==> v15 <==
==> flow/design.v <==
`timescale 1ns/1ns
module adder_1(input[11:0] a ,output[11:0] out);
	wire[11:0] b = 12'b000000000001;
	assign out = a + b;
endmodule
module adder(input[11:0] a , b , output[11:0] out);
	assign out = a + b ;
endmodule
`timescale 1ns/1ns
module alu(input[2:0] fun , input[7:0] a,b ,input cin , output logic[7:0] out , output logic zero,cout);
	always @(fun,a,b,cin)begin
    cout = 1'b0;
    case(fun)
      3'b000 : {cout,out} = a + b ;
      3'b001 : {cout,out} = a + b + cin;
      3'b010 : {cout,out} = a - b;
		  3'b011 : {cout,out} = a - b + cin;
		  3'b100 : out = a & b;
		  3'b101 : out = a | b;
		  3'b110 : out = a ^ b;
		  3'b111 : out = ~(a & b);
    endcase
	end
  assign zero = (out == 8'b0) ? 1 : 0;
endmodule
module controller(input[5:0] code,input ze,c,rst,output reg pop,push,memorywrite,memoryread,writeReg,selRR2,selALU2,selpc,ldz,ldc,selz,selc,output reg [1:0] selWD,selRet,output reg [2:0]ALUfn);
  always @(ze,c,code,rst)begin
    pop <= 1'b0;
    push <= 1'b0;
    memorywrite <= 1'b0;
    memoryread <= 1'b0;
    writeReg<= 1'b0;
    selRR2<= 1'b0;
    selALU2<= 1'b0;
    selRet<= 2'b00;
    selpc<= 1'b0;
    ldz<= 1'b0;
    ldc<= 1'b0;
    selz <= 1'b0;
    selc <= 1'b0;
    selWD<= 2'b00;
    ALUfn <= 3'b000;
    if (~rst)begin
    if (code[5:4] == 2'b00) begin
      ALUfn <= code[3:1];
      ldz <= 1'b1;
      ldc <= 1'b1;
      selALU2 <= 1'b1;
      writeReg <= 1'b1;
    end
    if (code [5:4] == 2'b01) begin
      ALUfn <= code[3:1];
      ldz <= 1'b1;
      ldc <= 1'b1;
      writeReg <= 1'b1;
    end
    if (code[5:3] == 3'b110) begin
      selz <= 1'b1;
      selc <= 1'b1;
      ldz <= 1'b1;
      ldc <= 1'b1;
      selWD <= 2'b10;
      writeReg <= 1'b1;
    end
    if (code[5:3] == 3'b100) begin
      selRR2 <= 1'b1;
      ALUfn <= 3'b000;
      if (code [2:1] == 2'b00) begin
        memoryread <= 1'b1;
        selWD<= 2'b01;
        writeReg <= 1'b1;
      end
      if (code [2:1] == 2'b01)begin
        memorywrite<= 1'b1;
      end
    end
    if (code[5:3] == 3'b101) begin
      case(code[2:1])
        2'b00 : selpc <= ze?1:0;
        2'b01 : selpc <= ze?0:1;
        2'b10 : selpc <= c?1:0;
        2'b11 : selpc <= c?0:1;
      endcase
    end
    if (code[5:2] == 4'b1110)begin
      selRet <= 2'b10;
      selpc <= 1'b1;
      if (code[1] == 1'b1)
        push <= 1'b1;
    end
    if (code[5:0] == 6'b111100) begin
      pop <= 1'b1;
      selRet <=2'b01;
    end
    end
  end
endmodule
`timescale 1ns / 1ns
module signExtender(extend, extended );
	input[7:0] extend;
	output[11:0] extended;
	assign extended[7:0] = extend[7:0];
	assign extended[11:8] = {4{extend[7]}};
endmodule
module ff(input in,ld,clk,rst,output logic out);
  always@(posedge clk,posedge rst) begin
    if(rst)
      out <= 1'b0;
    else if(ld)
      out <= in;
  end
endmodule
`timescale 1ns/1ns
module mux2_12(input[11:0] a , b ,input sel , output[11:0] out);
	assign out = (sel) ? b : a ;
endmodule
module mux2_8(input[7:0] a , b , input sel , output[7:0] out);
	assign out = (sel) ? b : a ;
endmodule
module mux2_3(input[2:0] a , b , input sel , output[2:0] out);
	assign out = (sel) ? b : a ;
endmodule
module mux2_1(input a , b , input sel , output out);
	assign out = (sel) ? b : a ;
endmodule
module mux3(input[7:0] a , b , c,input[1:0] sel,output[7:0] out);
  assign out = (sel == 2'b00)?a:(sel == 2'b01)? b:c;
endmodule
module mux3_12(input[11:0] a , b , c,input[1:0] sel,output[11:0] out);
  assign out = (sel == 2'b00)?a:(sel == 2'b01)? b:c;
endmodule
module pc(input[11:0] in,input clk,rst,output logic[11:0] pc);
  always@(posedge clk,posedge rst)begin
    if (rst)
      pc <= 12'b0;
    else
      pc <= in;
  end
endmodule
module registerFile(input[2:0] RR1,RR2,WR,input[7:0] WD,input W,clk,rst,output logic [7:0] RD1,RD2);
  logic[7:0][7:0] registers;
  assign RD1 = registers[RR1];
  assign RD2 = registers[RR2];
  always @(posedge clk,posedge rst)begin
    if (rst)
      registers <= '0;
    else if (W)
      registers[WR] <= WD;
  end
endmodule
`timescale 1ns/1ns
module shiftReg(input[7:0] Data,input[2:0]sc,input[1:0]fn,output logic[7:0] out,output logic c,z);
  logic [15:0] rotl, rotr;
  assign rotl = {Data, Data} << sc;
  assign rotr = {Data, Data} >> sc;
  always@(*)begin
    c = 1'b0;
    case (fn)
      2'b00 : begin
        out = Data << sc;
        if (sc != 3'd0) c = Data[3'd0 - sc];
      end
      2'b01 : begin
        out = Data >> sc;
        if (sc != 3'd0) c = Data[sc - 3'd1];
      end
      2'b10 : out = rotl[15:8];
      default : out = rotr[7:0];
    endcase
  end
  assign z = out?0:1;
endmodule
module stack(input[11:0] in,input push,pop,clk,rst,output logic[11:0] out);
  logic[7:0][11:0] memory;
  assign out = memory[0];
  always@(posedge clk,posedge rst)begin
    if (rst)
      memory <= '0;
    else begin
      if(pop)begin
        for (int i=1; i<8; i++)begin
          memory[i-1] <= memory[i];
        end
        memory[7] <= 12'b0;
      end
      else if (push)begin
        for (int i=0; i<7; i++)begin
          memory[7-i] <= memory[6-i];
        end
        memory[0] <= in;
      end
    end
  end
endmodule
module datapath(input pop,push,memorywrite,memoryread,writeReg,selRR2,selALU2,selpc,ldz,ldc,selz,selc,input [1:0] selWD,selRet,input  [2:0]ALUfn,input clk,rst, output ze,c,output [5:0] code,
                output [11:0] imem_addr, input [18:0] imem_data, output [7:0] dmem_addr, dmem_wdata, input [7:0] dmem_rdata);
  wire [11:0] pc_1 , ret;
  stack Stack(pc_1,push,pop,clk,rst,ret);
  wire[11:0] f_pc,next_pc;
  wire [18:0] ins;
  mux3_12 pc_ret(f_pc , ret , ins[11:0] , selRet ,next_pc);
  wire[11:0] pc;
  pc PC(next_pc ,clk,rst,pc);
  assign imem_addr = pc;
  assign ins = imem_data;
  wire [11:0]extended;
  signExtender Ex(ins[7:0], extended );
  adder_1 In(pc ,pc_1);
  wire[11:0] apc;
  adder Add(pc_1 , extended , apc);
  mux2_12 pc1_apc(pc_1 , apc , selpc , f_pc);
  wire [2:0] RR2;
  mux2_3 sel_RR2(ins[7:5] , ins[13:11] , selRR2, RR2);
  wire [7:0] Out,RD,ALUOut,WD;
  mux3 sel_WD( ALUOut,RD,Out, selWD,WD);
  wire[7:0] RD1,RD2;
  registerFile RF(ins[10:8],RR2,ins[13:11],WD,writeReg,clk,rst,RD1,RD2);
  wire[7:0] ALU2;
  mux2_8 sel_ALU2(ins[7:0] , RD2, selALU2,ALU2);
  wire zero,carry;
  alu Alu(ALUfn ,RD1,ALU2 ,c ,ALUOut ,zero,carry);
  wire shc,shz;
  shiftReg Shr(RD1,ins[7:5],ins[15:14],Out,shc,shz);
  wire ff1;
  mux2_1 sel_z(zero,shz,selz , ff1);
  ff ff_z(ff1,ldz,clk,rst,ze);
  wire ff2;
  mux2_1 sel_c(carry,shc,selc , ff2);
  ff ff_c(ff2,ldc,clk,rst,c);
  assign dmem_addr = ALUOut;
  assign dmem_wdata = RD2;
  assign RD = dmem_rdata;
  assign code = ins[18:13];
endmodule
`timescale 1ns/1ns
module CPU(input clk,rst,
           output [11:0] imem_addr, input [18:0] imem_data,
           output [7:0] dmem_addr, dmem_wdata, output dmem_we, dmem_re, input [7:0] dmem_rdata);
  wire pop,push,memorywrite,memoryread,writeReg,selRR2,selALU2,selpc,ldz,ldc,selz,selc;
  wire[1:0] selWD,selRet;
  wire[2:0] ALUfn;
  wire ze,c;
  wire[5:0] code;
  datapath dp(pop,push,memorywrite,memoryread,writeReg,selRR2,selALU2,selpc,ldz,ldc,selz,selc,selWD,selRet,ALUfn,clk,rst, ze,c,code,
              imem_addr, imem_data, dmem_addr, dmem_wdata, dmem_rdata);
  controller cl( code, ze,c,rst, pop,push,memorywrite,memoryread,writeReg,selRR2,selALU2,selpc,ldz,ldc,selz,selc,selWD,selRet,ALUfn);
  assign dmem_we = memorywrite;
  assign dmem_re = memoryread;
endmodule
==> flow/run.sh <==
#!/bin/bash
# the make line also repeats each setting of config.mk as NAME=value (left out here)
make -C /OpenROAD-flow-scripts/flow DESIGN_CONFIG=/design/flow/config.mk WORK_HOME=/design/flow/orfs CLKGATE_MAP_FILE= finish
==> flow/config.mk <==
export PLATFORM = sky130hd
export DESIGN_NAME = CPU
export DESIGN_NICKNAME = CPU
export VERILOG_FILES = /design/flow/design.v
export SDC_FILE = /design/flow/constraint.sdc
export NUM_CORES = 4
export LEC_CHECK = 0
export ABC_AREA = 1
export CAP_MARGIN = 20
export CELL_PAD_IN_SITES_DETAIL_PLACEMENT = 1
export CORE_ASPECT_RATIO = 1.89
export CORE_MARGIN = 2
export CORE_UTILIZATION = 72
export CTS_CLUSTER_DIAMETER = 44
export CTS_CLUSTER_SIZE = 44
export GPL_TIMING_DRIVEN = 0
export MAX_ROUTING_LAYER = met5
export MIN_ROUTING_LAYER = met2
export PLACE_DENSITY_LB_ADDON = 0.01
export SLEW_MARGIN = 20
export TNS_END_PERCENT = 75
==> flow/constraint.sdc <==
create_clock -name core_clock -period 4.2 [get_ports {clk}]
set_input_delay 0.8400 -clock core_clock [delete_from_list [all_inputs] [get_ports {clk}]]
set_output_delay 0.8400 -clock core_clock [all_outputs]
set_load 0.01 [all_outputs]
==> v26: changes against v15 <==
==> flow/config.mk (replaced) <==
export PLATFORM = sky130hd
export DESIGN_NAME = CPU
export DESIGN_NICKNAME = CPU
export VERILOG_FILES = /design/flow/design.v
export SDC_FILE = /design/flow/constraint.sdc
export NUM_CORES = 4
export LEC_CHECK = 0
export CAP_MARGIN = 20
export CORE_MARGIN = 2
export CORE_UTILIZATION = 49
export SLEW_MARGIN = 20
==> flow/constraint.sdc (replaced) <==
create_clock -name core_clock -period 7.36 [get_ports {clk}]
set_input_delay 1.4720 -clock core_clock [delete_from_list [all_inputs] [get_ports {clk}]]
set_output_delay 1.4720 -clock core_clock [all_outputs]
set_load 0.01 [all_outputs]
==> results.txt <==
run results: Synth Instances about 1800, input/output buffers ~55, Post-Syn Area roughly 13000 sq um, Die Footprint around 19000 sq um, Top logic family simple AND/OR/NAND/NOR gates, core area about 17000 sq um, Error [ERROR DPL-0033] detailed placement checks failed during check placement., Halt Stage detailed placement, sequential fraction of the synthesis area 34.4%, outcome stopped before the end, Die Y approximately 190 um, initial core utilization between 70% and 80%
The numbers above come from v15.

==> results.txt <==
fresh numbers from the pnr run: CP bufs+invs 6, initial core utilization 49.7%, Die Y 166 um, input/output buffers approximately 58, sequential fraction of the synthesis area 33.8%, outcome finished clean, Die Footprint between 20000 and 30000 sq um, Post-CTS Setup Inserts 24, Post-Syn Area 12900 sq um, Tapcell Cnt between 300 and 400, core area around 26000 sq um, Top logic family AND-OR/OR-AND gates
The numbers above come from v26.


---

==> wip/delta <==
Starts from the design.v that is shown in full above.
make LEC_CHECK=0 ABC_AREA=1 CAP_MARGIN=20 CORE_MARGIN=2 CORE_UTILIZATION=68 CTS_CLUSTER_DIAMETER=124 HOLD_SLACK_MARGIN=0.27 SETUP_SLACK_MARGIN=0.48 SLEW_MARGIN=20 finish   # period 5.42 ns
run.sh (not shown) runs the stock make flow with config.mk's settings and CLKGATE_MAP_FILE=.
==> wip/onyx (differences from wip/delta) <==
Settings changed: ABC_AREA 1 to default, CORE_UTILIZATION 68 to 64, CTS_CLUSTER_DIAMETER 124 to default, HOLD_SLACK_MARGIN 0.27 to default, SETUP_SLACK_MARGIN 0.48 to default.
==> flow/constraint.sdc (replaced) <==
create_clock -name core_clock -period 9.81 [get_ports {clk}]
set_input_delay 1.9620 -clock core_clock [delete_from_list [all_inputs] [get_ports {clk}]]
set_output_delay 1.9620 -clock core_clock [all_outputs]
set_load 0.01 [all_outputs]
==> results <==
metric                                                             wip/onyx                   wip/delta
Leakage power                                                      6.078 nW                    7.882 nW
Run status                                         timing/DRC/antenna clean  complete, but fails checks
Reasons for failing layout checks                                         -                setup timing
Reg clk slew, reported paths                                        0.08 ns                     0.07 ns
Synth Seq Share                                                      33.84%                      34.39%
Area of the mapped netlist                                      12870 sq um                 12660 sq um
Cell count after placement                                             1678                        2132
Final setup TNS                                                        0 ns                   -8.996 ns
Hold endpoint                                           dp.Stack.memory[73]          dp.RF.registers[8]
Area of all placed cells without fillers                        14350 sq um                 16440 sq um
End of the worst register-to-register path              dp.RF.registers[63]                 dp.ff_z.out
Setup repair after global routing missed its margin                      no                         yes
Max-slew headroom at the worst pin                                   29.93%                      20.12%
Met2 wirelength from detailed routing                              17.78 mm                    23.54 mm
Number of global-route vias before repair                             11136                       14753
Number of non-filler instances in the completed layout                 1710                        2241
Clock tree skew after final layout                               0.01881 ns                  0.01545 ns
Number of buffers inserted to repair setup after CTS                      0                          59

---

==> v22 <==
Starts from the design.v that is shown in full above.
export LEC_CHECK = 0
export ABC_AREA = 1
export CAP_MARGIN = 10
export CELL_PAD_IN_SITES_DETAIL_PLACEMENT = 0
export CORE_ASPECT_RATIO = 1.04
export CORE_MARGIN = 2
export CORE_UTILIZATION = 72
export CTS_CLUSTER_DIAMETER = 124
export CTS_CLUSTER_SIZE = 15
export HOLD_SLACK_MARGIN = 0.29
export MIN_ROUTING_LAYER = met1
export PLACE_DENSITY_LB_ADDON = 0.18
export SETUP_SLACK_MARGIN = -0.36
export SLEW_MARGIN = 20
export TNS_END_PERCENT = 55
create_clock -name core_clock -period 4.97 [get_ports {clk}]
==> inputs of v17, as changes to v22 <==
==> flow/config.mk (replaced) <==
export PLATFORM = sky130hd
export DESIGN_NAME = CPU
export DESIGN_NICKNAME = CPU
export VERILOG_FILES = /design/flow/design.v
export SDC_FILE = /design/flow/constraint.sdc
export NUM_CORES = 4
export LEC_CHECK = 0
export CAP_MARGIN = 20
export CORE_MARGIN = 2
export CORE_UTILIZATION = 57
export SETUP_SLACK_MARGIN = 0.98
export SLEW_MARGIN = 20
==> flow/constraint.sdc (replaced) <==
create_clock -name core_clock -period 3.56 [get_ports {clk}]
set_input_delay 0.7120 -clock core_clock [delete_from_list [all_inputs] [get_ports {clk}]]
set_output_delay 0.7120 -clock core_clock [all_outputs]
set_load 0.01 [all_outputs]
==> qor summary <==
|  | v17 | v22 |
|---|---|---|
| MUX share of area | 15.78% | 0% |
| First drt pass iteration count | 8 | 20 |
| Sum of met2 wire segment lengths after detailed routing | 24300 um | 21580 um |
| Placed Cells | 1948 | 2150 |
| Share of the final layout cell area in sequential cells | 23.15% | 27.76% |
| Comb power frac | 61.8% | 47.2% |
| Setup Skew | 20.02 ps | 17.94 ps |
| Core utilization before placement | 58.59% | 73.24% |
| Total number of cells along the worst setup path | 15 | 29 |
| Met2 demand-to-capacity share in global routing | 69.19% | 80.05% |
| Number of DRC violations after detailed-routing iteration 0 | 2164 | 2869 |
| Parity-gate share of the synthesized area counting xor and xnor cells | 2.665% | 2.184% |
| Synthesized area | 12870 um^2 | 12660 um^2 |
| Count of instances resized after the clock tree is built | 330 | 90 |
| Cells after Synth | 1404 | 1769 |
| Status | finished with violations | finished with violations |
| Reasons for failing layout checks | setup timing | setup timing |
| Power Clock | 1.97 mW | 1.44 mW |
| Post-Place Setup Slack | -2975 ps | -1384 ps |

---

==> inputs of 09-13 <==
RTL: the design.v shown in full above, as it stands there.
make LEC_CHECK=0 CAP_MARGIN=20 CORE_MARGIN=2 CORE_UTILIZATION=40 SLEW_MARGIN=20 finish   # period 7.5 ns
==> 02-24: changes against 09-13 <==
--- a/flow/config.mk
+++ b/flow/config.mk
@@ -5,7 +5,12 @@
 export SDC_FILE = /design/flow/constraint.sdc
 export NUM_CORES = 4
 export LEC_CHECK = 0
+export ABC_AREA = 1
 export CAP_MARGIN = 20
 export CORE_MARGIN = 2
-export CORE_UTILIZATION = 40
+export CORE_UTILIZATION = 72
+export CTS_CLUSTER_DIAMETER = 124
+export HOLD_SLACK_MARGIN = 0.27
+export PLACE_DENSITY_LB_ADDON = 0.01
+export SETUP_SLACK_MARGIN = 0.48
 export SLEW_MARGIN = 20
==> flow/constraint.sdc (replaced) <==
create_clock -name core_clock -period 6.59 [get_ports {clk}]
set_input_delay 1.3180 -clock core_clock [delete_from_list [all_inputs] [get_ports {clk}]]
set_output_delay 1.3180 -clock core_clock [all_outputs]
set_load 0.01 [all_outputs]
==> Slide: Implementation Results <==
Flow Results at a Glance

Global routing
  – Pin count of the biggest net entering global routing: 177
  – Initial antenna violation count: 2
  – GR Util met3: 13.7%

Finish
  – Non-clk buf share: 12.0%
  – Finished Layout Cells: 2155
  – Combinational Area: 7340 sq um

Critical path
  – Critical Path Sink: dp.ff_z.out

Synthesis
  – Syn_nets: 1851
  – Synthesis area per yosys: 12700 sq um

Outcome
  – Outcome: timing/DRC/antenna clean

Die
  – Die Y: 137 um
That was 02-24.
==> Slide: Implementation Results <==
Flow Results at a Glance

Outcome
  – Outcome: timing/DRC/antenna clean

Global routing
  – Initial antenna violation count: 0

Finish
  – Finished Layout Cells: 1966
  – Non-clk buf share: 11.8%

Synthesis
  – Syn_nets: 1486

Critical path
  – Critical Path Sink: dmem_addr[7]
That was 09-13.
Power is estimated from default activity; no workload was simulated.
